$ cat flow/config.mk
export PLATFORM = sky130hd
export DESIGN_NAME = CPU
export DESIGN_NICKNAME = CPU
export VERILOG_FILES = /design/flow/design.v
export SDC_FILE = /design/flow/constraint.sdc
export NUM_CORES = 4
export LEC_CHECK = 0
export CAP_MARGIN = 35
export CORE_ASPECT_RATIO = 1.01
export CORE_MARGIN = 2
export CORE_UTILIZATION = 40
export GPL_TIMING_DRIVEN = 1
export SETUP_SLACK_MARGIN = 1.67
export SLEW_MARGIN = 20
export TNS_END_PERCENT = 80
$ cat flow/constraint.sdc
create_clock -name core_clock -period 8.5 [get_ports {clk}]
set_input_delay 1.7000 -clock core_clock [delete_from_list [all_inputs] [get_ports {clk}]]
set_output_delay 1.7000 -clock core_clock [all_outputs]
set_load 0.01 [all_outputs]
$ cat flow/design.v
module ALU(
    input [31:0] rs1,
    input [31:0] rs2,
    input [3:0]  ALUControl,
    output logic [31:0] rd
);
localparam ADD  = 4'b0000;
localparam SUB  = 4'b1000;
localparam SLL  = 4'b0001;
localparam SLT  = 4'b0010;
localparam SLTU = 4'b0011;
localparam XOR  = 4'b0100;
localparam SRL  = 4'b0101;
localparam SRA  = 4'b1101;
localparam OR   = 4'b0110;
localparam AND  = 4'b0111;
always_comb begin
    unique case (ALUControl) 
        ADD: begin
            rd = rs1 + rs2;
        end
        SUB: begin
            rd = rs1 - rs2;
        end
        SLL: begin
            rd = $unsigned(rs1) << rs2[4:0];
        end
        SLT: begin
            rd = $signed(rs1) < $signed(rs2) ? 1 : 0;
        end
        SLTU: begin
            rd = $unsigned(rs1) < $unsigned(rs2) ? 1 : 0;
        end
        XOR: begin
            rd = rs1 ^ rs2;
        end
        SRL: begin
            rd = $unsigned(rs1) >> rs2[4:0];
        end
        SRA: begin
            rd = $signed(rs1) >>> rs2[4:0];
        end
        OR: begin
            rd = rs1 | rs2;
        end
        AND: begin
            rd = rs1 & rs2;
        end
        default: begin
            rd = 32'b0;
        end
    endcase
end
endmodule
module ALU_Control_Unit(
    input [1:0] ALUOp,
    input [6:0] funct7,
    input [2:0] funct3,
    output logic [3:0] ALUControl
);
localparam ADD  = 4'b0000;
localparam SUB  = 4'b1000;
localparam SLL  = 4'b0001;
localparam SLT  = 4'b0010;
localparam SLTU = 4'b0011;
localparam XOR  = 4'b0100;
localparam SRL  = 4'b0101;
localparam SRA  = 4'b1101;
localparam OR   = 4'b0110;
localparam AND  = 4'b0111;
always_comb begin
    unique case (ALUOp) 
        2'b00: begin
            ALUControl = ADD;
        end
        2'b01: begin
            ALUControl = SUB;
        end
        2'b10: begin
            ALUControl = {funct7[5], funct3};
        end
        2'b11: begin
            if (funct3 == 3'b101) begin         
                ALUControl = {funct7[5], funct3};
            end
            else begin
                ALUControl = {1'b0, funct3};
            end
        end
        default: begin
            ALUControl = ADD;
        end
    endcase
end
endmodule
module Control_Unit(
    input  logic [6:0]  opcode,
    output logic [1:0]  ALUOp,       
    output logic [1:0]  ALUSrcA,     
    output logic        ALUSrcB,            
    output logic        Branch,
    output logic        Jal,
    output logic        Jalr,
    output logic        MemWrite,
    output logic        MemRead,
    output logic [1:0]  ResultSrc,    
    output logic        RegWrite,
    output logic        FALUEnable          
);
always_comb begin
    ALUOp = 2'b00;
    ALUSrcA = 2'b00;
    ALUSrcB = 1'b0;
    Branch = 1'b0;
    Jal = 1'b0;
    Jalr = 1'b0;
    MemWrite = 1'b0;
    MemRead = 1'b0;
    ResultSrc = 2'b00;
    RegWrite = 1'b0;
    FALUEnable = 1'b0;
    case (opcode)
        7'b0110011: begin
            ALUOp = 2'b10;
            RegWrite = 1'b1;
        end
        7'b0000011: begin
            ALUSrcB = 1'b1;
            MemRead = 1'b1;
            ResultSrc = 2'b01;
            RegWrite = 1'b1;
        end
        7'b0010011: begin
            ALUOp = 2'b11;
            ALUSrcB = 1'b1;
            RegWrite = 1'b1;
        end
        7'b1100111: begin
            ALUSrcB = 1'b1;
            Jalr = 1'b1;
            ResultSrc = 2'b10;
            RegWrite = 1'b1;
        end
        7'b0100011: begin
            ALUSrcB = 1'b1;
            MemWrite = 1'b1;
        end
        7'b1100011: begin
            ALUOp = 2'b01;
            Branch = 1'b1;
        end
        7'b0010111: begin
            ALUSrcA = 2'b01;
            ALUSrcB = 1'b1;
            RegWrite = 1'b1;
        end
        7'b0110111: begin
            ALUSrcA = 2'b10;
            ALUSrcB = 1'b1;
            RegWrite = 1'b1;
        end
        7'b1101111: begin
            Jal = 1'b1;
            ResultSrc = 2'b10;
            RegWrite = 1'b1;
        end
    endcase
end
endmodule
module EX_MEM_Reg(
    input clk,
    input rst,
    input [31:0] EX_pc4,
    input [31:0] EX_alu_result,
    input [31:0] EX_rs2_data,
    input [4:0]  EX_rd,
    input [2:0]  EX_funct3,
    input        EX_MemWrite,
    input        EX_MemRead,
    input        EX_RegWrite,
    input [1:0]  EX_ResultSrc,
    output logic [31:0] MEM_pc4,
    output logic [31:0] MEM_alu_result,
    output logic [31:0] MEM_rs2_data,
    output logic [4:0]  MEM_rd,
    output logic [2:0]  MEM_funct3,
    output logic        MEM_MemWrite,
    output logic        MEM_MemRead,
    output logic        MEM_RegWrite,
    output logic [1:0]  MEM_ResultSrc
);
always_ff @(posedge clk or posedge rst) begin
    if (rst) begin
        MEM_pc4         <= 32'b0;
        MEM_alu_result  <= 32'b0;
        MEM_rs2_data    <= 32'b0;
        MEM_rd          <= 5'b0;
        MEM_funct3      <= 3'b0;
        MEM_MemWrite    <= 1'b0;
        MEM_MemRead     <= 1'b0;
        MEM_RegWrite    <= 1'b0;
        MEM_ResultSrc   <= 2'b0;
    end
    else begin
        MEM_pc4         <= EX_pc4;
        MEM_alu_result  <= EX_alu_result;
        MEM_rs2_data    <= EX_rs2_data;
        MEM_rd          <= EX_rd;
        MEM_funct3      <= EX_funct3;
        MEM_MemWrite    <= EX_MemWrite;
        MEM_MemRead     <= EX_MemRead;
        MEM_RegWrite    <= EX_RegWrite;
        MEM_ResultSrc   <= EX_ResultSrc;
    end
end
endmodule
module Forwarding_Unit(
    input [4:0] EX_rs1,
    input [4:0] EX_rs2,
    input [4:0] MEM_rd,
    input       MEM_RegWrite,
    input [4:0] WB_rd,
    input       WB_RegWrite,
    output logic [1:0] ForwardA,
    output logic [1:0] ForwardB
);
always_comb begin
    ForwardA = 2'b00;
    if (MEM_RegWrite && (MEM_rd != 5'b0) && (MEM_rd == EX_rs1)) begin
        ForwardA = 2'b01;
    end
    else if (WB_RegWrite && (WB_rd != 5'b0) && (WB_rd == EX_rs1)) begin
        ForwardA = 2'b10;
    end 
end
always_comb begin
    ForwardB = 2'b00;
    if (MEM_RegWrite && (MEM_rd != 5'b0) && (MEM_rd == EX_rs2)) begin
        ForwardB = 2'b01;
    end
    else if (WB_RegWrite && (WB_rd != 5'b0) && (WB_rd == EX_rs2)) begin
        ForwardB = 2'b10;
    end 
end
endmodule
module Hazard_Detection_Unit(
    input [4:0] ID_rs1,
    input [4:0] ID_rs2,
    input [4:0] EX_rd,
    input       EX_MemRead,
    input ID_Branch,
    input ID_take_branch,
    input ID_Jal,
    input ID_Jalr,
    input ID_Branch_Stall,
    output logic Stall,
    output logic IF_ID_flush,
    output logic ID_EX_flush
);
logic load_use_hazard;
always_comb begin
    load_use_hazard = 1'b0;
    if (EX_MemRead) begin
        if ((EX_rd == ID_rs1) || (EX_rd == ID_rs2)) begin
            if (EX_rd != 5'b0) begin
                load_use_hazard = 1'b1;
            end
        end
    end
end
logic control_hazard;
logic branch_hazard;     
logic jump_hazard;       
always_comb begin
    branch_hazard = 1'b0;
    jump_hazard = 1'b0;
    if (ID_Branch && ID_take_branch) begin
        branch_hazard = 1'b1;
    end
    if (ID_Jal || ID_Jalr) begin
        jump_hazard = 1'b1;
    end
    control_hazard = (branch_hazard || jump_hazard) && !Stall;
end
assign Stall = ID_Branch_Stall || load_use_hazard;
always_comb begin
    IF_ID_flush = 1'b0;
    if (control_hazard) begin
        IF_ID_flush = 1'b1;
    end
end
always_comb begin
    ID_EX_flush = 1'b0;
    if (Stall) begin
        ID_EX_flush = 1'b1;
    end
    if (branch_hazard && control_hazard) begin
        ID_EX_flush = 1'b1;
    end
end
endmodule
module ID_EX_Reg(
    input clk,
    input rst,
    input flush,
    input [31:0] ID_PC,
    input [31:0] ID_pc4,
    input [31:0] ID_rs1_data,
    input [31:0] ID_rs2_data,
    input [31:0] ID_imm,
    input [4:0] ID_rs1,
    input [4:0] ID_rs2,
    input [4:0] ID_rd,
    input [2:0] ID_funct3,
    input [3:0] ID_ALUControl,
    input [1:0] ID_ALUSrcA,
    input       ID_ALUSrcB,
    input       ID_MemWrite,
    input       ID_MemRead,
    input       ID_RegWrite,
    input [1:0] ID_ResultSrc,
    output logic [31:0] EX_PC,
    output logic [31:0] EX_pc4,
    output logic [31:0] EX_rs1_data,
    output logic [31:0] EX_rs2_data,
    output logic [31:0] EX_imm,
    output logic [4:0] EX_rs1,
    output logic [4:0] EX_rs2,
    output logic [4:0] EX_rd,
    output logic [2:0] EX_funct3,
    output logic [3:0] EX_ALUControl,
    output logic [1:0] EX_ALUSrcA,
    output logic       EX_ALUSrcB,
    output logic       EX_MemWrite,
    output logic       EX_MemRead,
    output logic       EX_RegWrite,
    output logic [1:0] EX_ResultSrc
);
always_ff @(posedge clk or posedge rst) begin
    if (rst) begin
        EX_PC       <= 32'b0;
        EX_pc4      <= 32'b0;
        EX_rs1_data <= 32'b0;
        EX_rs2_data <= 32'b0;
        EX_imm      <= 32'b0;
        EX_rs1      <= 5'b0;
        EX_rs2      <= 5'b0;
        EX_rd       <= 5'b0;
        EX_funct3   <= 3'b0;
        EX_ALUControl <= 4'b0;
        EX_ALUSrcA  <= 2'b0;
        EX_ALUSrcB  <= 1'b0;
        EX_MemWrite <= 1'b0;
        EX_MemRead  <= 1'b0;
        EX_RegWrite <= 1'b0;
        EX_ResultSrc <= 2'b0;
    end
    else if (flush) begin
        EX_PC       <= 32'b0;
        EX_pc4      <= 32'b0;
        EX_rs1_data <= 32'b0;
        EX_rs2_data <= 32'b0;
        EX_imm      <= 32'b0;
        EX_rs1      <= 5'b0;
        EX_rs2      <= 5'b0;
        EX_rd       <= 5'b0;
        EX_funct3   <= 3'b0;
        EX_ALUControl <= 4'b0;
        EX_ALUSrcA  <= 2'b0;
        EX_ALUSrcB  <= 1'b0;
        EX_MemWrite <= 1'b0;
        EX_MemRead  <= 1'b0;
        EX_RegWrite <= 1'b0;
        EX_ResultSrc <= 2'b0;
    end
    else begin
        EX_PC       <= ID_PC;
        EX_pc4      <= ID_pc4;
        EX_rs1_data <= ID_rs1_data;
        EX_rs2_data <= ID_rs2_data;
        EX_imm      <= ID_imm;
        EX_rs1      <= ID_rs1;
        EX_rs2      <= ID_rs2;
        EX_rd       <= ID_rd;
        EX_funct3   <= ID_funct3;
        EX_ALUControl <= ID_ALUControl;
        EX_ALUSrcA  <= ID_ALUSrcA;
        EX_ALUSrcB  <= ID_ALUSrcB;
        EX_MemWrite <= ID_MemWrite;
        EX_MemRead  <= ID_MemRead;
        EX_RegWrite <= ID_RegWrite;
        EX_ResultSrc <= ID_ResultSrc;
    end
end
endmodule
module ID_Forwarding_Unit(
    input [4:0] ID_rs1,
    input [4:0] ID_rs2,
    input       ID_Branch,       
    input       ID_Jalr,
    input [4:0] EX_rd,
    input       EX_RegWrite,
    input       EX_MemRead,
    input [4:0] MEM_rd,
    input       MEM_RegWrite,
    input       MEM_MemRead,
    input [4:0] WB_rd,
    input       WB_RegWrite,
    output logic [1:0] ID_ForwardA,
    output logic [1:0] ID_ForwardB,
    output logic ID_Branch_Stall
);
logic need_forwarding;
assign need_forwarding = ID_Branch || ID_Jalr;
always_comb begin
    ID_ForwardA = 2'b00;
    if (need_forwarding) begin
        if (MEM_RegWrite && (MEM_rd != 5'b0) && (MEM_rd == ID_rs1)) begin
            ID_ForwardA = 2'b01;
        end
        else if (WB_RegWrite && (WB_rd != 5'b0) && (WB_rd == ID_rs1)) begin
            ID_ForwardA = 2'b10;
        end
    end
end
always_comb begin
    ID_ForwardB = 2'b00;
    if (need_forwarding) begin
        if (MEM_RegWrite && (MEM_rd != 5'b0) && (MEM_rd == ID_rs2)) begin
            ID_ForwardB = 2'b01;
        end
        else if (WB_RegWrite && (WB_rd != 5'b0) && (WB_rd == ID_rs2)) begin
            ID_ForwardB = 2'b10;
        end
    end
end
always_comb begin
    ID_Branch_Stall = 1'b0;
    if (need_forwarding) begin
        if (EX_RegWrite && (EX_rd != 5'b0)) begin
            if ((EX_rd == ID_rs1) || (EX_rd == ID_rs2)) begin
                ID_Branch_Stall = 1'b1;
            end
        end
        if (MEM_MemRead && MEM_RegWrite && (MEM_rd != 5'b0)) begin
            if ((MEM_rd == ID_rs1) || (MEM_rd == ID_rs2)) begin
                ID_Branch_Stall = 1'b1;
            end
        end
    end
end
endmodule
module IF_ID_Reg(
    input clk,
    input rst,
    input stall,
    input flush,
    input [31:0] IF_PC,
    input [31:0] IF_pc4,
    input [31:0] IF_instr,
    output logic [31:0] ID_PC,
    output logic [31:0] ID_pc4,
    output logic [31:0] ID_instr
);
always_ff @(posedge clk or posedge rst) begin
    if (rst) begin
        ID_PC       <= 32'b0;
        ID_pc4      <= 32'b0;
        ID_instr    <= 32'h00000013;  
    end
    else if (flush) begin
        ID_PC       <= 32'b0;
        ID_pc4      <= 32'b0;
        ID_instr    <= 32'h00000013;
    end
    else if (!stall) begin
        ID_PC       <= IF_PC;
        ID_pc4      <= IF_pc4;
        ID_instr    <= IF_instr;
    end
end
endmodule
module MEM_WB_Reg(
    input clk,
    input rst,
    input [31:0] MEM_pc4,
    input [31:0] MEM_alu_result,
    input [31:0] MEM_load_data,
    input [4:0]  MEM_rd,
    input        MEM_RegWrite,
    input [1:0]  MEM_ResultSrc,
    output logic [31:0] WB_pc4,
    output logic [31:0] WB_alu_result,
    output logic [31:0] WB_load_data,
    output logic [4:0]  WB_rd,
    output logic        WB_RegWrite,
    output logic [1:0]  WB_ResultSrc
);
always_ff @(posedge clk or posedge rst) begin
    if (rst) begin
        WB_pc4          <= 32'b0;
        WB_alu_result   <= 32'b0;
        WB_load_data    <= 32'b0;
        WB_rd           <= 5'b0;
        WB_RegWrite     <= 1'b0;
        WB_ResultSrc    <= 2'b0;
    end
    else begin
        WB_pc4          <= MEM_pc4;
        WB_alu_result   <= MEM_alu_result;
        WB_load_data    <= MEM_load_data;
        WB_rd           <= MEM_rd;
        WB_RegWrite     <= MEM_RegWrite;
        WB_ResultSrc    <= MEM_ResultSrc;
    end
end
endmodule
module branch_decision(
    input       Branch,
    input [2:0] funct3,
    input       eq,
    input       lt,
    input       ltu,
    output logic take_branch
);
localparam BEQ  = 3'b000;
localparam BNE  = 3'b001;
localparam BLT  = 3'b100;
localparam BGE  = 3'b101;
localparam BLTU = 3'b110;
localparam BGEU = 3'b111;
always_comb begin
    if (!Branch) begin
        take_branch = 1'b0;
    end
    else begin
        case (funct3)
            BEQ: begin
                take_branch = eq;
            end
            BNE: begin
                take_branch = ~eq;
            end
            BLT: begin
                take_branch = lt;
            end
            BGE: begin
                take_branch = ~lt;
            end
            BLTU: begin
                take_branch = ltu;
            end
            BGEU: begin
                take_branch = ~ltu;
            end
            default: begin
                take_branch = 1'b0;
            end
        endcase
    end
end
endmodule
module comparator(
    input [31:0] rs1,
    input [31:0] rs2,
    output logic eq,
    output logic lt,
    output logic ltu
);
assign eq = (rs1 == rs2);
assign lt = ($signed(rs1) < $signed(rs2));
assign ltu = (rs1 < rs2);
endmodule
module imm_gen(
    input  logic [31:0] instr,
    output logic [31:0] imm
);
logic [6:0] opcode;
assign opcode = instr[6:0];
always_comb begin
    case(opcode) 
        7'b0000011, 7'b0010011, 7'b1100111: begin
            imm = {{20{instr[31]}}, instr[31:20]};
        end
        7'b0100011: begin
            imm = {{20{instr[31]}}, instr[31:25], instr[11:7]};
        end
        7'b1100011: begin
            imm = {{19{instr[31]}}, instr[31], instr[7], instr[30:25], instr[11:8], 1'b0};
        end
        7'b0010111, 7'b0110111: begin
            imm = {instr[31:12], 12'b0};
        end
        7'b1101111: begin
            imm = {{11{instr[31]}}, instr[31], instr[19:12], instr[20], instr[30:21], 1'b0};
        end
        default: begin
            imm = 32'b0;
        end
    endcase
end
endmodule
module load_data(
    input        MemRead,
    input [31:0] dm_rdata,
    input [2:0]  funct3,
    input [31:0] alu_result,
    output logic [31:0] load_data_final
);
localparam LW  = 3'b010;
localparam LB  = 3'b000;
localparam LH  = 3'b001;
localparam LBU = 3'b100;
localparam LHU = 3'b101;
always_comb begin
    load_data_final = 32'b0;
    if (MemRead) begin
        load_data_final = dm_rdata;
        case (funct3)
            LW: begin
                load_data_final = dm_rdata;
            end
            LB: begin
                case (alu_result[1:0]) 
                    2'b00: load_data_final = {{24{dm_rdata[7]}}, dm_rdata[7:0]};
                    2'b01: load_data_final = {{24{dm_rdata[15]}}, dm_rdata[15:8]};
                    2'b10: load_data_final = {{24{dm_rdata[23]}}, dm_rdata[23:16]};
                    2'b11: load_data_final = {{24{dm_rdata[31]}}, dm_rdata[31:24]};
                endcase
            end
            LH: begin
                case (alu_result[1])
                    1'b0: load_data_final = {{16{dm_rdata[15]}}, dm_rdata[15:0]};
                    1'b1: load_data_final = {{16{dm_rdata[31]}}, dm_rdata[31:16]};
                endcase
            end
            LBU: begin
                case (alu_result[1:0])
                    2'b00: load_data_final = {24'b0, dm_rdata[7:0]};
                    2'b01: load_data_final = {24'b0, dm_rdata[15:8]};
                    2'b10: load_data_final = {24'b0, dm_rdata[23:16]};
                    2'b11: load_data_final = {24'b0, dm_rdata[31:24]};
                endcase
            end 
            LHU: begin
                case(alu_result[1])
                    1'b0: load_data_final = {16'b0, dm_rdata[15:0]};
                    1'b1: load_data_final = {16'b0, dm_rdata[31:16]};
                endcase
            end
        endcase
    end
end
endmodule
module pc_mux(
    input [1:0]  PCSel,
    input [31:0] pc4,
    input [31:0] pc_imm,
    input [31:0] ALU_Result,
    output logic [31:0] pc_next
);
always_comb begin
    case (PCSel)
        2'b00: begin
            pc_next = pc4;
        end
        2'b01: begin
            pc_next = pc_imm;
        end
        2'b10: begin
            pc_next = {ALU_Result[31:1], 1'b0};
        end
        default: begin
            pc_next = pc4;
        end
    endcase
end
endmodule
module pc_select(
    input Branch,
    input take_branch,
    input Jal,
    input Jalr,
    output logic [1:0] PCSel
);
always_comb begin
    if (Jalr) begin
        PCSel = 2'b10;
    end
    else if (Jal) begin
        PCSel = 2'b01;
    end
    else if (Branch && take_branch) begin
        PCSel = 2'b01;
    end
    else begin
        PCSel = 2'b00;
    end
end
endmodule
module regfile(
    input logic clk,
    input  logic [4:0]  rs1_addr,
    input  logic [4:0]  rs2_addr,
    output logic [31:0] rs1_data,
    output logic [31:0] rs2_data,
    input  logic        we,
    input  logic [4:0]  rd_addr,
    input  logic [31:0] rd_data
);
logic [31:0] regs [31:0];
assign rs1_data = (rs1_addr == 5'b0) ? 32'b0 :
                  (we && (rd_addr == rs1_addr)) ? rd_data : regs[rs1_addr];
assign rs2_data = (rs2_addr == 5'b0) ? 32'b0 :
                  (we && (rd_addr == rs2_addr)) ? rd_data : regs[rs2_addr];
always_ff @(posedge clk) begin
    if (we && (rd_addr != 5'b0)) begin
        regs[rd_addr] <= rd_data;
    end
end
endmodule
module store_data(
    input [2:0]  funct3,
    input        MemWrite,
    input [31:0] rs2_data,
    input [31:0] alu_result,
    output logic [3:0]  dm_web,
    output logic [31:0] dm_wdata
);
localparam SW = 3'b010;
localparam SB = 3'b000;
localparam SH = 3'b001;
always_comb begin
    dm_wdata = 32'b0;
    dm_web = 4'b1111;
    if (MemWrite) begin
        case(funct3)
            SB: begin
                dm_wdata = {4{rs2_data[7:0]}};
                case (alu_result[1:0]) 
                    2'b00: dm_web = 4'b1110;
                    2'b01: dm_web = 4'b1101;
                    2'b10: dm_web = 4'b1011;
                    2'b11: dm_web = 4'b0111;
                endcase
            end
            SH: begin
                dm_wdata = {2{rs2_data[15:0]}};
                case (alu_result[1:0]) 
                    2'b00: dm_web = 4'b1100;
                    2'b10: dm_web = 4'b0011;
                    default: dm_web = 4'b1111;
                endcase
            end
            SW: begin
                dm_wdata = rs2_data;
                dm_web = 4'b0;
            end
            default: begin
                dm_wdata = rs2_data;
                dm_web = 4'b1111;
            end
        endcase
    end
end
endmodule
module CPU(
    input logic clk,
    input logic rst,
    output logic [31:0] im_addr,
    input  logic [31:0] im_rdata,     
    output logic [31:0] dm_addr,
    output logic [31:0] dm_wdata,    
    output logic [3:0]  dm_web,       
    input  logic [31:0] dm_rdata      
);
logic [31:0] IF_PC;
logic [31:0] IF_pc4;
logic [31:0] IF_PC_next;
logic [31:0] IF_instr;
logic [31:0] ID_PC;
logic [31:0] ID_pc4;
logic [31:0] ID_instr;
logic IF_ID_stall;
logic IF_ID_flush;
logic [6:0] ID_opcode;
logic [4:0] ID_rd;
logic [2:0] ID_funct3;
logic [4:0] ID_rs1;
logic [4:0] ID_rs2;
logic [6:0] ID_funct7;
logic [31:0] ID_rs1_data;
logic [31:0] ID_rs2_data;
logic [31:0] ID_imm;
logic [1:0] ID_ALUOp;
logic [1:0] ID_ALUSrcA;
logic ID_ALUSrcB;
logic ID_Branch;
logic ID_Jal;
logic ID_Jalr;
logic ID_MemWrite;
logic ID_MemRead;
logic ID_RegWrite;
logic [1:0] ID_ResultSrc;
logic [3:0] ID_ALUControl;
logic [31:0] ID_pc_imm;
logic [31:0] ID_jalr_target;
logic ID_eq;
logic ID_lt;
logic ID_ltu;
logic ID_take_branch;
logic [1:0] ID_PCSel;
logic [1:0] ID_ForwardA;
logic [1:0] ID_ForwardB;
logic [31:0] ID_forward_rs1;
logic [31:0] ID_forward_rs2;
logic ID_Branch_Stall;
logic ID_EX_flush;
logic [31:0] EX_PC;
logic [31:0] EX_pc4;
logic [31:0] EX_rs1_data;
logic [31:0] EX_rs2_data;
logic [31:0] EX_imm;
logic [4:0] EX_rs1;
logic [4:0] EX_rs2;
logic [4:0] EX_rd;
logic [2:0] EX_funct3;
logic [3:0] EX_ALUControl;
logic [1:0] EX_ALUSrcA;
logic EX_ALUSrcB;
logic EX_MemWrite;
logic EX_MemRead;
logic EX_RegWrite;
logic [1:0] EX_ResultSrc;
logic [31:0] EX_alu_in1;
logic [31:0] EX_alu_in2;
logic [31:0] EX_alu_result;
logic [1:0] ForwardA;
logic [1:0] ForwardB;
logic [31:0] EX_forward_rs1;
logic [31:0] EX_forward_rs2;
logic [31:0] MEM_pc4;
logic [31:0] MEM_alu_result;
logic [31:0] MEM_rs2_data;
logic [4:0] MEM_rd;
logic [2:0] MEM_funct3;
logic MEM_MemWrite;
logic MEM_MemRead;
logic MEM_RegWrite;
logic [1:0] MEM_ResultSrc;
logic [31:0] MEM_load_data;
logic [31:0] MEM_fwd_data;
logic [31:0] WB_pc4;
logic [31:0] WB_alu_result;
logic [31:0] WB_load_data;
logic [4:0] WB_rd;
logic WB_RegWrite;
logic [1:0] WB_ResultSrc;
logic [31:0] WB_write_data;
assign im_addr = IF_PC;
assign IF_instr = im_rdata;
assign IF_pc4 = IF_PC + 32'd4;
pc_mux u_pc_mux(
    .PCSel(ID_PCSel),
    .pc4(IF_pc4),
    .pc_imm(ID_pc_imm),
    .ALU_Result(ID_jalr_target),
    .pc_next(IF_PC_next)
);
always_ff @(posedge clk or posedge rst) begin
    if (rst) begin
        IF_PC <= 32'b0;
    end
    else if (!IF_ID_stall) begin
        IF_PC <= IF_PC_next;
    end
end
Hazard_Detection_Unit u_hazard_detection(
    .ID_rs1(ID_rs1),
    .ID_rs2(ID_rs2),
    .EX_rd(EX_rd),
    .EX_MemRead(EX_MemRead),
    .ID_Branch(ID_Branch),
    .ID_take_branch(ID_take_branch),
    .ID_Jal(ID_Jal),
    .ID_Jalr(ID_Jalr),
    .ID_Branch_Stall(ID_Branch_Stall),
    .Stall(IF_ID_stall),
    .IF_ID_flush(IF_ID_flush),
    .ID_EX_flush(ID_EX_flush)
);
IF_ID_Reg u_IF_ID_Reg(
    .clk(clk),
    .rst(rst),
    .stall(IF_ID_stall),
    .flush(IF_ID_flush),
    .IF_PC(IF_PC),
    .IF_pc4(IF_pc4),
    .IF_instr(IF_instr),
    .ID_PC(ID_PC),
    .ID_pc4(ID_pc4),
    .ID_instr(ID_instr)
);
assign ID_opcode = ID_instr[6:0];
assign ID_rd = ID_instr[11:7];
assign ID_funct3 = ID_instr[14:12];
assign ID_rs1 = ID_instr[19:15];
assign ID_rs2 = ID_instr[24:20];
assign ID_funct7 = ID_instr[31:25];
regfile u_regfile(
    .clk(clk),
    .rs1_addr(ID_rs1),
    .rs2_addr(ID_rs2),
    .rs1_data(ID_rs1_data),
    .rs2_data(ID_rs2_data),
    .we(WB_RegWrite),
    .rd_addr(WB_rd),
    .rd_data(WB_write_data)
);
imm_gen u_imm(
    .instr(ID_instr),
    .imm(ID_imm)
);
assign ID_pc_imm = ID_PC + ID_imm;
assign ID_jalr_target = ID_forward_rs1 + ID_imm;
ID_Forwarding_Unit u_id_forwarding(
    .ID_rs1(ID_rs1),
    .ID_rs2(ID_rs2),
    .ID_Branch(ID_Branch),
    .ID_Jalr(ID_Jalr),
    .EX_rd(EX_rd),
    .EX_RegWrite(EX_RegWrite),
    .EX_MemRead(EX_MemRead),
    .MEM_rd(MEM_rd),
    .MEM_RegWrite(MEM_RegWrite),
    .MEM_MemRead(MEM_MemRead),
    .WB_rd(WB_rd),
    .WB_RegWrite(WB_RegWrite),
    .ID_ForwardA(ID_ForwardA),
    .ID_ForwardB(ID_ForwardB),
    .ID_Branch_Stall(ID_Branch_Stall)
);
always_comb begin
    case (ID_ForwardA)
        2'b00: ID_forward_rs1 = ID_rs1_data;
        2'b01: ID_forward_rs1 = MEM_fwd_data;
        2'b10: ID_forward_rs1 = WB_write_data;
        default: ID_forward_rs1 = ID_rs1_data;
    endcase
end
always_comb begin
    case (ID_ForwardB)
        2'b00: ID_forward_rs2 = ID_rs2_data;
        2'b01: ID_forward_rs2 = MEM_fwd_data;
        2'b10: ID_forward_rs2 = WB_write_data;
        default: ID_forward_rs2 = ID_rs2_data;
    endcase
end
Control_Unit u_ctrl(
    .opcode(ID_opcode),
    .ALUOp(ID_ALUOp),
    .ALUSrcA(ID_ALUSrcA),
    .ALUSrcB(ID_ALUSrcB),
    .Branch(ID_Branch),
    .Jal(ID_Jal),
    .Jalr(ID_Jalr),
    .MemWrite(ID_MemWrite),
    .MemRead(ID_MemRead),
    .ResultSrc(ID_ResultSrc),
    .RegWrite(ID_RegWrite),
    .FALUEnable()
);
ALU_Control_Unit u_aluctrl(
    .ALUOp(ID_ALUOp),
    .funct7(ID_funct7),
    .funct3(ID_funct3),
    .ALUControl(ID_ALUControl)
);
comparator u_com(
    .rs1(ID_forward_rs1),
    .rs2(ID_forward_rs2),
    .eq(ID_eq),
    .lt(ID_lt),
    .ltu(ID_ltu)
);
branch_decision u_br_dec(
    .Branch(ID_Branch),
    .funct3(ID_funct3),
    .eq(ID_eq),
    .lt(ID_lt),
    .ltu(ID_ltu),
    .take_branch(ID_take_branch)
);
pc_select u_pc_sel(
    .Branch(ID_Branch),
    .take_branch(ID_take_branch),
    .Jal(ID_Jal),
    .Jalr(ID_Jalr),
    .PCSel(ID_PCSel)
);
ID_EX_Reg u_ID_EX_Reg(
    .clk(clk),
    .rst(rst),
    .flush(ID_EX_flush),
    .ID_PC(ID_PC),
    .ID_pc4(ID_pc4),
    .ID_rs1_data(ID_rs1_data),
    .ID_rs2_data(ID_rs2_data),
    .ID_imm(ID_imm),
    .ID_rs1(ID_rs1),
    .ID_rs2(ID_rs2),
    .ID_rd(ID_rd),
    .ID_funct3(ID_funct3),
    .ID_ALUControl(ID_ALUControl),
    .ID_ALUSrcA(ID_ALUSrcA),
    .ID_ALUSrcB(ID_ALUSrcB),
    .ID_MemWrite(ID_MemWrite),
    .ID_MemRead(ID_MemRead),
    .ID_RegWrite(ID_RegWrite),
    .ID_ResultSrc(ID_ResultSrc),
    .EX_PC(EX_PC),
    .EX_pc4(EX_pc4),
    .EX_rs1_data(EX_rs1_data),
    .EX_rs2_data(EX_rs2_data),
    .EX_imm(EX_imm),
    .EX_rs1(EX_rs1),
    .EX_rs2(EX_rs2),
    .EX_rd(EX_rd),
    .EX_funct3(EX_funct3),
    .EX_ALUControl(EX_ALUControl),
    .EX_ALUSrcA(EX_ALUSrcA),
    .EX_ALUSrcB(EX_ALUSrcB),
    .EX_MemWrite(EX_MemWrite),
    .EX_MemRead(EX_MemRead),
    .EX_RegWrite(EX_RegWrite),
    .EX_ResultSrc(EX_ResultSrc)
);
Forwarding_Unit u_forwarding(
    .EX_rs1(EX_rs1),
    .EX_rs2(EX_rs2),
    .MEM_rd(MEM_rd),
    .MEM_RegWrite(MEM_RegWrite),
    .WB_rd(WB_rd),
    .WB_RegWrite(WB_RegWrite),
    .ForwardA(ForwardA),
    .ForwardB(ForwardB)
);
always_comb begin
    case (ForwardA)
        2'b00: EX_forward_rs1 = EX_rs1_data;
        2'b01: EX_forward_rs1 = MEM_fwd_data;
        2'b10: EX_forward_rs1 = WB_write_data;
        default: EX_forward_rs1 = EX_rs1_data;
    endcase
end
always_comb begin
    case (ForwardB)
        2'b00: EX_forward_rs2 = EX_rs2_data;
        2'b01: EX_forward_rs2 = MEM_fwd_data;
        2'b10: EX_forward_rs2 = WB_write_data;
        default: EX_forward_rs2 = EX_rs2_data;
    endcase
end
always_comb begin
    case (EX_ALUSrcA) 
        2'b00: EX_alu_in1 = EX_forward_rs1;
        2'b01: EX_alu_in1 = EX_PC;
        2'b10: EX_alu_in1 = 32'b0;
        default: EX_alu_in1 = EX_forward_rs1;
    endcase
end
assign EX_alu_in2 = (EX_ALUSrcB) ? EX_imm : EX_forward_rs2;
ALU u_alu(
    .rs1(EX_alu_in1),
    .rs2(EX_alu_in2),
    .ALUControl(EX_ALUControl),
    .rd(EX_alu_result)
);
EX_MEM_Reg u_EX_MEM_Reg(
    .clk(clk),
    .rst(rst),
    .EX_pc4(EX_pc4),
    .EX_alu_result(EX_alu_result),
    .EX_rs2_data(EX_forward_rs2),
    .EX_rd(EX_rd),
    .EX_funct3(EX_funct3),
    .EX_MemWrite(EX_MemWrite),
    .EX_MemRead(EX_MemRead),
    .EX_RegWrite(EX_RegWrite),
    .EX_ResultSrc(EX_ResultSrc),
    .MEM_pc4(MEM_pc4),
    .MEM_alu_result(MEM_alu_result),
    .MEM_rs2_data(MEM_rs2_data),
    .MEM_rd(MEM_rd),
    .MEM_funct3(MEM_funct3),
    .MEM_MemWrite(MEM_MemWrite),
    .MEM_MemRead(MEM_MemRead),
    .MEM_RegWrite(MEM_RegWrite),
    .MEM_ResultSrc(MEM_ResultSrc)
);
assign dm_addr = MEM_alu_result;
assign MEM_fwd_data = (MEM_ResultSrc == 2'b10) ? MEM_pc4 : MEM_alu_result;
store_data u_store_data(
    .funct3(MEM_funct3),
    .MemWrite(MEM_MemWrite),
    .rs2_data(MEM_rs2_data),
    .alu_result(MEM_alu_result),
    .dm_web(dm_web),
    .dm_wdata(dm_wdata)
);
load_data u_load_data(
    .MemRead(MEM_MemRead),
    .dm_rdata(dm_rdata),
    .funct3(MEM_funct3),
    .alu_result(MEM_alu_result),
    .load_data_final(MEM_load_data)
);
MEM_WB_Reg u_MEM_WB_Reg(
    .clk(clk),
    .rst(rst),
    .MEM_pc4(MEM_pc4),
    .MEM_alu_result(MEM_alu_result),
    .MEM_load_data(MEM_load_data),
    .MEM_rd(MEM_rd),
    .MEM_RegWrite(MEM_RegWrite),
    .MEM_ResultSrc(MEM_ResultSrc),
    .WB_pc4(WB_pc4),
    .WB_alu_result(WB_alu_result),
    .WB_load_data(WB_load_data),
    .WB_rd(WB_rd),
    .WB_RegWrite(WB_RegWrite),
    .WB_ResultSrc(WB_ResultSrc)
);
always_comb begin
    case (WB_ResultSrc)
        2'b00: WB_write_data = WB_alu_result;
        2'b01: WB_write_data = WB_load_data;
        2'b10: WB_write_data = WB_pc4;
        default: WB_write_data = 32'b0;
    endcase
end
endmodule
$ cat flow/run.sh
#!/bin/bash
# the make line also repeats each setting of config.mk as NAME=value (left out here)
make -C /OpenROAD-flow-scripts/flow DESIGN_CONFIG=/design/flow/config.mk WORK_HOME=/design/flow/orfs CLKGATE_MAP_FILE= finish
==> flow_metrics.tcl, run 1 <==
# collected from the flow reports
set metrics [dict create \
    path_delay_family "AND-OR/OR-AND gates" \
    port_buffers 165 \
    power_mw 24.1 \
    ys_sh_xor 0.0161 \
    min_period_ns 6.74 \
    post_synth_num_cell_types 107 \
    postRouteWirelength_mm 325 \
    first_global_vias 60200 \
    grt_antenna_before_repair 46 \
    clock-root-buffer "sky130_fd_sc_hd__clkbuf_16" \
    clock_insertion_delay_worst_skew_ns 0.88 \
    drv_cap 0 \
    vdd_drop_max_mv 0.238 \
    worstSetupEndpoint "u_EX_MEM_Reg.MEM_alu_result[30]" \
    pg_clk_mw 7.54 \
    pwr-share-comb 0.261 \
    grt_first_pass_wirelength_mm 455 \
    power.switching_mw 8.31 \
    synth_top_cell_by_count "sky130_fd_sc_hd__edfxtp_1" \
    ys_cells 6323 \
    cts-htree-levels 4 \
    syn2layout_area_growth_pct 15.3 \
    setup_viol_count_final 0 \
    tritoncts "yes" \
    cpMaxStageDelayCell "sky130_fd_sc_hd__or4_4" \
    critical_path_cell_count 22 \
    core_area_um2 207000 \
    rows 168 \
    power.static_leakage_nw 35.4 \
    fill_cells 18300 \
    reg2reg_setup_slack_ns 1.76 \
    unrepaired_setup_endpoints_after_global_routing "yes" \
    detailedRoute.firstPassIterationCount 7 \
    sequentialPowerShare 0.426 \
    sw_frac_of_total 0.344 \
    final.period_utilization 0.793 \
    edf_count 1024 \
    synth_largest_type_area_fraction 0.369 \
    cp_max_fo 35 \
    netlist_logic_family_top "multiplexers" \
    status "finished clean" \
    reg2regPathDepth 22 \
    violation_count_after_the_first_detailed_route_iteration 8424 \
    r2r-start "u_EX_MEM_Reg.MEM_rd[1]" \
    pwr_dens_nw_per_um2 251 \
    synth_flops 1549 \
    synth_seq_share 0.527 \
    mapped_avg_cell_area_um2 13.2 \
    worstSetupStartpointType "flop" \
    power_frac_clock 0.312 \
    synth_async_sr_flop_share 0.339 \
    yosys.stat.chipArea_um2 83300 \
    power_sequential_mw 10.3 \
    yosys.area_share.adder 0.0299 \
    rel_slew_slack 0.253 \
    ys_dominant_reg_cell "sky130_fd_sc_hd__edfxtp_1" \
    critPathKind "flop to flop" \
    post_synth_ao_oa_area_fraction 0.111 \
    ys_warn_count 18 \
    die_height_um 463 \
    vias_per_instance 6.59 \
    delay_of_the_slowest_critical_path_stage_ns 0.62 \
    io_pins 166 \
    worst_hold_stages 0 \
    timing.critical_path.required_ns 9.19 \
    place_congestion 1.04 \
    clockBufferDepth 3 \
    hpwl_mm 222 \
    ranking_of_synthesized_cells_by_area "sky130_fd_sc_hd__edfxtp_1 (37%), sky130_fd_sc_hd__dfrtp_1 (16%), sky130_fd_sc_hd__mux4_2 (15%), sky130_fd_sc_hd__mux2i_1 (3.7%), sky130_fd_sc_hd__ha_1 (2.9%)" \
    worst_pin_slew_ns 1.11 \
    cp.buffers_inverters 4 \
    top_cells_by_count "sky130_fd_sc_hd__edfxtp_1 (1024), sky130_fd_sc_hd__mux4_2 (561), sky130_fd_sc_hd__dfrtp_1 (522)" \
    number_of_nets_still_failing_antenna_checks_after_routing 0 \
    drv_slew 0 \
    clk_pin_slew_worst_paths_ns 0.06 \
    vias_after_detailed_routing 61800 \
    comb_power_mw 6.31 \
    highest_power_group "sequential cells" \
    global_route.usage.total 0.299 \
    numClockSinks 1549 \
    cp_data_arrival_time_ns 7.44 \
    clock-skew-final_ns 0.0758 \
    critical_path.cell_chain "or4_4 > o21a_1 > nand3_2 > buf_4 > a31oi_1 > a32o_2 > inv_6 > ha_1 > inv_1 > fa_1 > a211oi_1 > o21ai_0 > a31oi_2 > o311ai_0 > buf_4 > a21oi_1 > a31o_2 > a221oi_1 > a21o_1 > a21oi_1 > o21ai_0 > a2111o_1" \
    yosys_simple_share 0.0836 \
    detail_route.drc_violations 0 \
    min-delay-path-class "flop to flop" \
    holdCritStartpoint "u_ID_EX_Reg.EX_pc4[29]" \
    post-synth-top-area-cell "sky130_fd_sc_hd__edfxtp_1" \
    cts_buffers 166 \
    postSynthCellCount 6323 \
    design.die.area_um2 212000 \
    final_hold_viol_count 0 \
    die_width_um 458 \
    hold_path_end "u_EX_MEM_Reg.MEM_pc4[29]" \
    critPathCaptureType "flop" \
    power_internal_mw 15.8 \
    syn_area_um2 83300 \
    worstReg2RegEnd "u_EX_MEM_Reg.MEM_alu_result[30]" \
    worst_hold_slack_ns 0.326 \
    achievable-frequency_mhz 148 \
    routedWlPerCell_um 34.6 \
    log.warning_count 104 \
    post_synth_mux_area_share 0.202 \
    final_nets 6769 \
    largest_net_degree_at_the_start_of_global_routing 129 \
    crit_start "u_EX_MEM_Reg.MEM_rd[1]" \
    grt-ovfl-total 0 \
    fp_util 0.402 \
]
metal layers:
| layer | wire length, um | share of wire | vias up | GRT usage |
|---|---|---|---|---|
| met5 | 175 | 0.00054 | - | 0 |
| met4 | 21600 | 0.066 | 26 | 0.165 |
| met3 | 34100 | 0.11 | 992 | 0.0709 |
| met2 | 145000 | 0.45 | 4142 | 0.455 |
| met1 | 124000 | 0.38 | 31600 | 0.395 |
| li1 | - | - | 25000 | - |
cell type report:
class	count	area, um2	share of cell area
clock inverter	101	1240	0.0129
multi-input combinational	4183	37800	0.394
antenna	18	45.0	0.000469
timing repair buffer	467	4670	0.0486
clock buffer	208	4420	0.0460
tap	2720	3400	0.0354
sequential	1549	43900	0.458
inverter	139	531	0.00552
what timing repair did:
item / 4_1_cts / 5_1_grt
hold buffers: 0 / 0
cloned: 0 / 2
buffers inserted: 10 / 8
endpoints found under the setup margin: 312 / 202
pin swaps: 0 / 5
resized: 23 / 47
stage by stage:
stage	TNS [ns]	cells	utilization	setup slack, ns	cell area (um2)
CTS	0	9352	0.461	1.57	95500
global placement	0	9019	0.431	1.01	89400
floorplan	-173.16	6354	-	-0.332	83400
global route	0	9369	0.463	1.63	96000
finish	0	9385	0.463	1.76	96000
detailed placement	0	9033	0.433	0.864	89700
==> run 2: changes to the inputs <==
Settings changed: ABC_AREA set to 1, CAP_MARGIN 35 to 20, CELL_PAD_IN_SITES_DETAIL_PLACEMENT set to 1, CELL_PAD_IN_SITES_GLOBAL_PLACEMENT set to 0, CORE_ASPECT_RATIO 1.01 to 1.36, CORE_MARGIN 2 to 10, CTS_CLUSTER_DIAMETER set to 65, CTS_CLUSTER_SIZE set to 90, GPL_ROUTABILITY_DRIVEN set to 1, HOLD_SLACK_MARGIN set to 0.22, MAX_ROUTING_LAYER set to met5, PLACE_DENSITY_LB_ADDON set to 0.0, SETUP_SLACK_MARGIN 1.67 to 2.2, TNS_END_PERCENT 80 to unset.
Clock period 8.5 ns to 14.3 ns, I/O delays scaled along.
==> run 2 against run 1 <==
Net effect:
- still clean on timing, DRC and antenna
- register-to-register slack gained 4.2 ns
- clock skew grew 0.040 ns
- cell count up 42%
- hold slack better by 0.015 ns
- via count up 32%
- critical path type unchanged
- largest cell class unchanged
==> flow_metrics.tcl, run 2 <==
# collected from the flow reports
set metrics [dict create \
    worst_hold_stages 0 \
    global_route.usage.total 0.351 \
    ys_sh_xor 0.00790 \
    postRouteWirelength_mm 434 \
    synth_flops 1549 \
    cp_common_cell "sky130_fd_sc_hd__nand2_1" \
    place_congestion 0.994 \
    post_synth_num_cell_types 74 \
    cts_buffers 110 \
    holdCritStartpoint "u_ID_EX_Reg.EX_MemWrite" \
    min-delay-path-class "flop to flop" \
    top_cells_by_count "sky130_fd_sc_hd__nand2_1 (1799), sky130_fd_sc_hd__o21ai_0 (1492), sky130_fd_sc_hd__edfxtp_1 (1024)" \
    grt_first_pass_wirelength_mm 611 \
    sw_frac_of_total 0.402 \
    path_delay_family "AND-OR/OR-AND gates" \
    min_period_ns 8.38 \
    ys_warn_count 18 \
    final.period_utilization 0.586 \
    detail_route.drc_violations 0 \
    pg_clk_mw 3.67 \
    yosys.stat.chipArea_um2 87600 \
    detailedRoute.firstPassIterationCount 5 \
    cp_max_fo 68 \
    clock-skew-final_ns 0.116 \
    synth_top_cell_by_count "sky130_fd_sc_hd__nand2_1" \
    pwr-share-comb 0.310 \
    critical_path_cell_count 29 \
    final_hold_viol_count 0 \
    drv_cap 0 \
    post-route-worst-setup-slack_ns 5.92 \
    io_pins 166 \
    cp_data_arrival_time_ns 9.07 \
    cts-htree-levels 3 \
    design.die.area_um2 238000 \
    clk_pin_slew_worst_paths_ns 0.10 \
    tritoncts "yes" \
    clock-root-buffer "sky130_fd_sc_hd__clkbuf_16" \
    pwr_dens_nw_per_um2 143 \
    achievable-frequency_mhz 119 \
    drv_slew 0 \
    worst_pin_slew_ns 1.29 \
    timing.critical_path.required_ns 14.98 \
    number_of_nets_still_failing_antenna_checks_after_routing 0 \
    hpwl_mm 299 \
    post-synth-top-area-cell "sky130_fd_sc_hd__edfxtp_1" \
    yosys.area_share.adder 0.0285 \
    vias_per_instance 6.11 \
    delay_of_the_slowest_critical_path_stage_ns 0.95 \
    grt_antenna_before_repair 21 \
    vdd_drop_max_mv 0.126 \
    power.static_leakage_nw 39.1 \
    rel_slew_slack 0.130 \
    timing.setup.tns_ns 0 \
    power_internal_mw 8.27 \
    fp_util 0.402 \
    die_height_um 566 \
    fin_cells 13300 \
    highest_power_group "sequential cells" \
    numClockSinks 1549 \
    largest_net_degree_at_the_start_of_global_routing 180 \
    edf_count 1024 \
    reg2regPathDepth 29 \
    worstSetupEndpoint "IF_PC[29]" \
    core_area_um2 218000 \
    synth_async_sr_flop_share 0.339 \
    synth_largest_type_area_fraction 0.351 \
    die_width_um 421 \
    crit_start "u_IF_ID_Reg.ID_instr[21]" \
    cp.buffers_inverters 3 \
    postSynthCellCount 10400 \
    port_buffers 165 \
    setup_viol_count_final 0 \
    log.warning_count 114 \
    ys_dominant_reg_cell "sky130_fd_sc_hd__edfxtp_1" \
    worstSetupStartpointType "flop" \
    grt-ovfl-total 0 \
    violation_count_after_the_first_detailed_route_iteration 7647 \
    worstReg2RegEnd "IF_PC[29]" \
    synth_seq_share 0.501 \
    cts.repair.resized 0 \
    unrepaired_setup_endpoints_after_global_routing "no" \
    syn2layout_area_growth_pct 10.2 \
    r2r-start "u_IF_ID_Reg.ID_instr[21]" \
    comb_power_mw 4.29 \
    power_sequential_mw 5.86 \
    cpMaxStageDelayCell "sky130_fd_sc_hd__dfrtp_4" \
    postCtsHoldBufs 0 \
    hold_path_end "u_EX_MEM_Reg.MEM_MemWrite" \
    post_synth_ao_oa_area_fraction 0.196 \
    status "finished clean" \
    vias_after_detailed_routing 81500 \
    routedWlPerCell_um 32.5 \
    mapped_avg_cell_area_um2 8.39 \
    post_synth_mux_area_share 0 \
    rows 200 \
    first_global_vias 82800 \
    yosys_simple_share 0.187 \
    place_inst 13100 \
    clockBufferDepth 3 \
    power.switching_mw 5.56 \
    sequentialPowerShare 0.424 \
    critPathCaptureType "flop" \
    dpl_worst_slack_ns 6.13 \
    post-cts-setup-buffer-count 0 \
    clock_insertion_delay_worst_skew_ns 0.87 \
    final_nets 10500 \
    ranking_of_synthesized_cells_by_area "sky130_fd_sc_hd__edfxtp_1 (35%), sky130_fd_sc_hd__dfrtp_1 (15%), sky130_fd_sc_hd__o21ai_0 (8.5%), sky130_fd_sc_hd__nand2_1 (7.7%), sky130_fd_sc_hd__nand3_1 (4.2%)" \
    critPathKind "flop to flop" \
    power_frac_clock 0.266 \
    reg2reg_setup_slack_ns 5.92 \
    netlist_logic_family_top "AND-OR/OR-AND gates" \
    ys_cells 10400 \
    syn_area_um2 87600 \
]
-- run 2: area by class of cell --
type / instances / area, um2
fill: 25500 / 121000
sequential: 1549 / 43900
tap: 2929 / 3660
timing repair buffer: 394 / 3550
antenna: 13 / 32.5
clock buffer: 118 / 2820
multi-input combinational: 7189 / 37200
inverter: 1041 / 3940
clock inverter: 92 / 1380
-- run 2: per-layer routing --
layer	vias up	GRT usage	wire (um)
met5	-	0	67
met4	8	0.245	36100
li1	35700	-	-
met1	41500	0.418	166000
met2	3251	0.586	205000
met3	1039	0.0483	26600
-- run 2: metrics by stage --
| step | hold slack (ns) | util | cell area (um2) | power (mW) |
|---|---|---|---|---|
| after floorplan | 0.331 | - | 87700 | 7.99 |
| after global placement | 0.332 | 0.423 | 92100 | 10.0 |
| after detailed placement | 0.336 | 0.423 | 92200 | 10.1 |
| after CTS | 0.341 | 0.442 | 96400 | 13.8 |
| after global routing | 0.347 | 0.443 | 96500 | 14.3 |
| final | 0.341 | 0.443 | 96500 | 13.8 |
==> run 3: changes to the inputs <==
Settings changed: ABC_AREA 1 to 0, CELL_PAD_IN_SITES_DETAIL_PLACEMENT 1 to unset, CORE_MARGIN 10 to 7, CORE_UTILIZATION 40 to 30, CTS_CLUSTER_DIAMETER 65 to 221, CTS_CLUSTER_SIZE 90 to unset.
==> run 3 against run 2 <==
Net effect:
- die size is 23% higher
- maximum frequency is 13% lower
- flip-flop count stayed put
- count of clock-buffer cells in the layout is 115 higher
- sequential power is 4.6% higher
- critical path depth is 7 lower
- critical endpoint is now IF_PC[8]
- critical path type unchanged
- synthesized cell count is 39% lower
- still clean
==> flow_metrics.tcl, run 3 <==
# collected from the flow reports
set metrics [dict create \
    path_delay_family "AND-OR/OR-AND gates" \
    design_area_um2 96200 \
    post_synth_num_cell_types 107 \
    grt_first_pass_wirelength_mm 527 \
    timing.setup.tns_ns 0 \
    design.die.area_um2 293000 \
    fill_cells 26800 \
    pg_clk_mw 4.72 \
    reg2reg_setup_slack_ns 4.67 \
    grt-ovfl-total 0 \
    routedWlPerCell_um 37.7 \
    power.static_leakage_nw 34.9 \
    hold_path_end "u_EX_MEM_Reg.MEM_pc4[31]" \
    pwr-share-comb 0.260 \
    vdd_drop_max_mv 0.0937 \
    highest_power_group "sequential cells" \
    critPathKind "flop to flop" \
    number_of_nets_still_failing_antenna_checks_after_routing 0 \
    synth_async_sr_flop_share 0.339 \
    critPathCaptureType "flop" \
    min-delay-path-class "flop to flop" \
    cts.repair.resized 0 \
    comb_power_mw 3.81 \
    yosys.area_share.adder 0.0299 \
    vias_after_detailed_routing 58400 \
    crit_start "u_IF_ID_Reg.ID_instr[16]" \
    unrepaired_setup_endpoints_after_global_routing "no" \
    postSynthCellCount 6323 \
    synth_flops 1549 \
    drv_slew 0 \
    min_period_ns 9.63 \
    synth_largest_type_area_fraction 0.369 \
    critical_path_cell_count 22 \
    worst_pin_slew_ns 1.08 \
    r2r-start "u_IF_ID_Reg.ID_instr[16]" \
    cts-htree-levels 4 \
    achievable-frequency_mhz 104 \
    cts_buffers 186 \
    fp_util 0.302 \
    placedInstanceArea_um2 90300 \
    grt_antenna_before_repair 16 \
    post-synth-top-area-cell "sky130_fd_sc_hd__edfxtp_1" \
    ranking_of_synthesized_cells_by_area "sky130_fd_sc_hd__edfxtp_1 (37%), sky130_fd_sc_hd__dfrtp_1 (16%), sky130_fd_sc_hd__mux4_2 (15%), sky130_fd_sc_hd__mux2i_1 (3.7%), sky130_fd_sc_hd__ha_1 (2.9%)" \
    power_frac_clock 0.322 \
    core_area_um2 276000 \
    mapped_avg_cell_area_um2 13.2 \
    log.warning_count 99 \
    numClockSinks 1549 \
    delay_of_the_slowest_critical_path_stage_ns 0.92 \
    cp_data_arrival_time_ns 10.36 \
    cp.buffers_inverters 4 \
    final_hold_viol_count 0 \
    syn_area_um2 83300 \
    worst_hold_slack_ns 0.348 \
    drv_cap 0 \
    clock_insertion_delay_worst_skew_ns 0.87 \
    synth_seq_share 0.527 \
    holdCritStartpoint "u_ID_EX_Reg.EX_pc4[31]" \
    vias_per_instance 5.71 \
    rel_slew_slack 0.273 \
    cp_max_fo 77 \
    hpwl_mm 265 \
    yosys.stat.chipArea_um2 83300 \
    sw_frac_of_total 0.348 \
    ys_warn_count 18 \
    edf_count 1024 \
    postRouteWirelength_mm 385 \
    seq_area_um2 43900 \
    final_nets 6707 \
    worstSetupStartpointType "flop" \
    sequentialPowerShare 0.418 \
    top_cells_by_count "sky130_fd_sc_hd__edfxtp_1 (1024), sky130_fd_sc_hd__mux4_2 (561), sky130_fd_sc_hd__dfrtp_1 (522)" \
    clock-skew-final_ns 0.0625 \
    die_width_um 466 \
    ys_cells 6323 \
    largest_net_degree_at_the_start_of_global_routing 141 \
    reg2regPathDepth 22 \
    status "finished clean" \
    violation_count_after_the_first_detailed_route_iteration 5181 \
    yosys_simple_share 0.0836 \
    tritoncts "yes" \
    detail_route.drc_violations 0 \
    post_synth_ao_oa_area_fraction 0.111 \
    syn2layout_area_growth_pct 15.5 \
    die_height_um 629 \
    postCtsHoldBufs 0 \
    clk_pin_slew_worst_paths_ns 0.07 \
    rows 225 \
    critical_path.cell_chain "buf_12 > or3b_4 > buf_4 > o22ai_1 > a221oi_1 > o211ai_1 > o211ai_1 > a21oi_1 > ha_1 > a21oi_1 > o21ai_0 > a2111oi_0 > a211oi_1 > o2111ai_1 > and3_1 > o21ai_0 > a31oi_2 > buf_4 > or2_4 > buf_4 > o21ai_0 > a221o_1" \
    ys_sh_xor 0.0161 \
    worstSetupEndpoint "IF_PC[8]" \
    timing.critical_path.required_ns 15.03 \
    detailedRoute.firstPassIterationCount 9 \
    final.period_utilization 0.673 \
    worstReg2RegEnd "IF_PC[8]" \
    power.switching_mw 5.10 \
    power_sequential_mw 6.13 \
    clockBufferDepth 4 \
    synth_top_cell_by_count "sky130_fd_sc_hd__edfxtp_1" \
    global_route.usage.total 0.256 \
    place_congestion 0.940 \
    io_pins 166 \
    post-cts-setup-buffer-count 0 \
    worst_hold_stages 0 \
    setup_viol_count_final 0 \
    pwr_dens_nw_per_um2 152 \
    cpMaxStageDelayCell "sky130_fd_sc_hd__a2111oi_0" \
    netlist_logic_family_top "multiplexers" \
    ys_dominant_reg_cell "sky130_fd_sc_hd__edfxtp_1" \
    port_buffers 165 \
    post_synth_mux_area_share 0.202 \
    power_internal_mw 9.56 \
    combGateArea_um2 37700 \
    first_global_vias 60000 \
    clock-root-buffer "sky130_fd_sc_hd__clkbuf_16" \
]
[run 3: area by class of cell]
class	count	area share
inverters	139	0.00549
diodes	18	0.000468
clock buffers	233	0.0514
multi-input cells	4182	0.392
clock inverters	89	0.00904
repair buffers	386	0.0374
flip-flops and latches	1549	0.457
well taps	3632	0.0472
[run 3: layer usage]
layer / track usage / share of wire / up-vias
li1: - / - / 24900
met1: 0.311 / 0.39 / 31100
met2: 0.459 / 0.51 / 1898
met3: 0.0308 / 0.042 / 546
met4: 0.104 / 0.049 / 6
met5: 0 / 0.000091 / -
[run 3: stage by stage]
stage	setup WS (ns)	util	power (mW)	instances
global route	4.28	0.348	15.2	10200
global placement	4.77	0.326	10.1	9880
detailed placement	4.84	0.327	10.0	9888
finish	4.67	0.348	14.7	10200
CTS	4.79	0.348	14.8	10200
floorplan	4.31	-	7.97	6354
==> run 4: changes to the inputs <==
Settings changed: ABC_AREA 0 to unset, CAP_MARGIN 20 to 0, CELL_PAD_IN_SITES_GLOBAL_PLACEMENT 0 to unset, CORE_ASPECT_RATIO 1.36 to unset, CORE_MARGIN 7 to 2, CORE_UTILIZATION 30 to 70, CTS_CLUSTER_DIAMETER 221 to 37, CTS_CLUSTER_SIZE set to 40, GPL_ROUTABILITY_DRIVEN 1 to unset, GPL_TIMING_DRIVEN 1 to unset, HOLD_SLACK_MARGIN 0.22 to -0.1, MAX_ROUTING_LAYER met5 to unset, PLACE_DENSITY set to 0.6, PLACE_DENSITY_LB_ADDON 0.0 to unset, SETUP_SLACK_MARGIN 2.2 to 1.32.
Clock period 14.3 ns to 5.83 ns, I/O delays scaled along.
==> run 4 against run 3 <==
Net effect:
- the flow now stops in global routing
- synthesized cell count did not move
- synthesized area did not move
- die size fell by 58%
==> flow_metrics.tcl, run 4 <==
# collected from the flow reports
set metrics [dict create \
    netlist_logic_family_top "multiplexers" \
    ys_warn_count 18 \
    synth_async_sr_flop_share 0.339 \
    error_line "[ERROR GRT-0116] Global routing finished with congestion. Check the congestion regions in the DRC Viewer." \
    rows 126 \
    top_cells_by_count "sky130_fd_sc_hd__edfxtp_1 (1024), sky130_fd_sc_hd__mux4_2 (561), sky130_fd_sc_hd__dfrtp_1 (522)" \
    synth_top_cell_by_count "sky130_fd_sc_hd__edfxtp_1" \
    synth_seq_share 0.527 \
    grt-ovfl-total 6720 \
    cts_buffers 201 \
    io_pins 166 \
    place_inst 8415 \
    yosys.stat.chipArea_um2 83300 \
    mapped_avg_cell_area_um2 13.2 \
    ys_dominant_reg_cell "sky130_fd_sc_hd__edfxtp_1" \
    post-synth-top-area-cell "sky130_fd_sc_hd__edfxtp_1" \
    numClockSinks 1549 \
    global_route.usage.total 0.900 \
    syn_area_um2 83300 \
    cts-htree-levels 4 \
    ranking_of_synthesized_cells_by_area "sky130_fd_sc_hd__edfxtp_1 (37%), sky130_fd_sc_hd__dfrtp_1 (16%), sky130_fd_sc_hd__mux4_2 (15%), sky130_fd_sc_hd__mux2i_1 (3.7%), sky130_fd_sc_hd__ha_1 (2.9%)" \
    edf_count 1024 \
    yosys.area_share.adder 0.0299 \
    status "stopped before the end" \
    clockBufferDepth 3 \
    ys_cells 6323 \
    postSynthCellCount 6323 \
    synth_largest_type_area_fraction 0.369 \
    core_area_um2 118000 \
    postCtsHoldBufs 0 \
    design.die.area_um2 122000 \
    ys_sh_xor 0.0161 \
    synth_flops 1549 \
    port_buffers 165 \
    post_synth_mux_area_share 0.202 \
    die_width_um 349 \
    clock-root-buffer "sky130_fd_sc_hd__clkbuf_16" \
    fp_util 0.706 \
    die_height_um 349 \
    post_synth_ao_oa_area_fraction 0.111 \
    post_synth_num_cell_types 107 \
    lastStage "global routing" \
    place_congestion 1.11 \
    yosys_simple_share 0.0836 \
    hpwl_mm 268 \
]
[run 4: timing repair]
item                       CTS
buffers inserted           101
setup endpoints to repair  351
pin swaps                   53
gates resized              320
gates cloned                18
[run 4: stage by stage]
| stage | total power [mW] | area [um2] | setup WS (ns) | utilization | hold slack [ns] |
|---|---|---|---|---|---|
| after floorplan | 19.6 | 84400 | -2.47 | - | 0.331 |
| after detailed placement | 24.7 | 92900 | -0.919 | 0.787 | 0.335 |
| after CTS | 38.6 | 103000 | -0.333 | 0.870 | 0.347 |
| after global placement | 24.2 | 92900 | -0.704 | 0.787 | 0.334 |
[run 4: metal layers]
layer,track usage,overflow
met5,0.526,36
met4,0.909,1514
met3,0.717,280
met2,1.12,4605
met1,0.853,285
==> run 5: changes to the inputs <==
Settings changed: CAP_MARGIN 0 to 20, CORE_UTILIZATION 70 to 66, CTS_CLUSTER_DIAMETER 37 to unset, CTS_CLUSTER_SIZE 40 to 41, HOLD_SLACK_MARGIN -0.1 to unset, PLACE_DENSITY 0.6 to unset, SETUP_SLACK_MARGIN 1.32 to unset.
Clock period 5.83 ns to 5.65 ns, I/O delays scaled along.
==> run 5 against run 4 <==
Net effect:
- the run again fails in global routing
- synthesized area stayed put
- synthesized cell count stayed put
- die size is 6.0% higher
==> flow_metrics.tcl, run 5 <==
# collected from the flow reports
set metrics [dict create \
    global_route.usage.total 0.728 \
    ys_dominant_reg_cell "sky130_fd_sc_hd__edfxtp_1" \
    clockBufferDepth 3 \
    design.die.area_um2 129000 \
    edf_count 1024 \
    die_height_um 359 \
    synth_largest_type_area_fraction 0.369 \
    synth_flops 1549 \
    synth_top_cell_by_count "sky130_fd_sc_hd__edfxtp_1" \
    post_synth_ao_oa_area_fraction 0.111 \
    port_buffers 165 \
    postCtsHoldBufs 0 \
    numClockSinks 1549 \
    top_cells_by_count "sky130_fd_sc_hd__edfxtp_1 (1024), sky130_fd_sc_hd__mux4_2 (561), sky130_fd_sc_hd__dfrtp_1 (522)" \
    syn_area_um2 83300 \
    postSynthCellCount 6323 \
    grt-ovfl-total 1259 \
    post_synth_mux_area_share 0.202 \
    synth_async_sr_flop_share 0.339 \
    status "stopped before the end" \
    ranking_of_synthesized_cells_by_area "sky130_fd_sc_hd__edfxtp_1 (37%), sky130_fd_sc_hd__dfrtp_1 (16%), sky130_fd_sc_hd__mux4_2 (15%), sky130_fd_sc_hd__mux2i_1 (3.7%), sky130_fd_sc_hd__ha_1 (2.9%)" \
    place_congestion 1.12 \
    synth_seq_share 0.527 \
    dpl_worst_slack_ns -0.767 \
    hpwl_mm 249 \
    core_area_um2 125000 \
    fp_util 0.664 \
    yosys_simple_share 0.0836 \
    cts-htree-levels 4 \
    error_line "[ERROR GRT-0116] Global routing finished with congestion. Check the congestion regions in the DRC Viewer." \
    io_pins 166 \
    post_synth_num_cell_types 107 \
    place_inst 8630 \
    die_width_um 359 \
    lastStage "global routing" \
    ys_sh_xor 0.0161 \
    rows 130 \
    ys_cells 6323 \
    yosys.stat.chipArea_um2 83300 \
    clock-root-buffer "sky130_fd_sc_hd__clkbuf_16" \
    mapped_avg_cell_area_um2 13.2 \
    netlist_logic_family_top "multiplexers" \
    yosys.area_share.adder 0.0299 \
    cts_buffers 155 \
    ys_warn_count 18 \
    post-synth-top-area-cell "sky130_fd_sc_hd__edfxtp_1" \
]
[run 5: routing by layer]
layer,GRT overflow,track usage
met5,6,0.315
met4,370,0.656
met3,60,0.548
met2,767,0.908
met1,56,0.757
[run 5: through the flow]
stage / hold WS [ns] / instance area, um2 / power, mW
after global placement: 0.332 / 93800 / 25.2
after detailed placement: 0.336 / 93900 / 25.6
after floorplan: 0.331 / 83600 / 20.2
after CTS: 0.348 / 101000 / 36.6
[run 5: what timing repair did]
action / CTS
gates cloned: 13
pin swaps: 37
gates resized: 207
endpoints found under the setup margin: 330
setup buffers: 156
==> run 6: changes to the inputs <==
Settings changed: CORE_UTILIZATION 66 to 65, CTS_CLUSTER_SIZE 41 to 40.
Clock period 5.65 ns to 5.72 ns, I/O delays scaled along.
==> run 6 against run 5 <==
Net effect:
- synthesized cell count stayed put
- the flow again stops in global routing
- synthesized area stayed put
- die size up 1.5%
==> flow_metrics.tcl, run 6 <==
# collected from the flow reports
set metrics [dict create \
    lastStage "global routing" \
    dpl_worst_slack_ns -0.721 \
    synth_seq_share 0.527 \
    synth_flops 1549 \
    hpwl_mm 257 \
    place_congestion 1.07 \
    clock-root-buffer "sky130_fd_sc_hd__clkbuf_16" \
    error_line "[ERROR GRT-0116] Global routing finished with congestion. Check the congestion regions in the DRC Viewer." \
    post_synth_mux_area_share 0.202 \
    synth_top_cell_by_count "sky130_fd_sc_hd__edfxtp_1" \
    die_width_um 362 \
    die_height_um 362 \
    clockBufferDepth 3 \
    post_synth_num_cell_types 107 \
    fp_util 0.654 \
    postCtsHoldBufs 0 \
    netlist_logic_family_top "multiplexers" \
    ys_dominant_reg_cell "sky130_fd_sc_hd__edfxtp_1" \
    synth_largest_type_area_fraction 0.369 \
    yosys_simple_share 0.0836 \
    core_area_um2 127000 \
    global_route.usage.total 0.680 \
    io_pins 166 \
    numClockSinks 1549 \
    grt-ovfl-total 812 \
    status "stopped before the end" \
    yosys.area_share.adder 0.0299 \
    ys_warn_count 18 \
    postSynthCellCount 6323 \
    post_synth_ao_oa_area_fraction 0.111 \
    cts_buffers 159 \
    design.die.area_um2 131000 \
    synth_async_sr_flop_share 0.339 \
    syn_area_um2 83300 \
    port_buffers 165 \
    ys_cells 6323 \
    yosys.stat.chipArea_um2 83300 \
    top_cells_by_count "sky130_fd_sc_hd__edfxtp_1 (1024), sky130_fd_sc_hd__mux4_2 (561), sky130_fd_sc_hd__dfrtp_1 (522)" \
    mapped_avg_cell_area_um2 13.2 \
    placedInstanceArea_um2 93900 \
    edf_count 1024 \
    place_inst 8657 \
    ys_sh_xor 0.0161 \
    post-synth-top-area-cell "sky130_fd_sc_hd__edfxtp_1" \
    cts-htree-levels 4 \
    ranking_of_synthesized_cells_by_area "sky130_fd_sc_hd__edfxtp_1 (37%), sky130_fd_sc_hd__dfrtp_1 (16%), sky130_fd_sc_hd__mux4_2 (15%), sky130_fd_sc_hd__mux2i_1 (3.7%), sky130_fd_sc_hd__ha_1 (2.9%)" \
    rows 131 \
]
==> run 6: routing by layer <==
layer	GRT overflow	GRT usage
met4	319	0.645
met2	463	0.886
met3	12	0.460
met5	0	0.204
met1	18	0.703
==> run 6: what timing repair did <==
action	in CTS
endpoints found under the setup margin	324
cloned	11
pin swaps	39
resized	252
buffers inserted	85
==> run 6: through the flow <==
stage | setup TNS, ns | power [mW] | hold slack (ns)
after global placement | -163.76 | 25.0 | 0.332
after floorplan | -1335.76 | 19.9 | 0.331
after CTS | -50.01 | 36.8 | 0.349
after detailed placement | -146.55 | 25.3 | 0.336
No activity file was given, so power comes from the tool's default toggle rates.
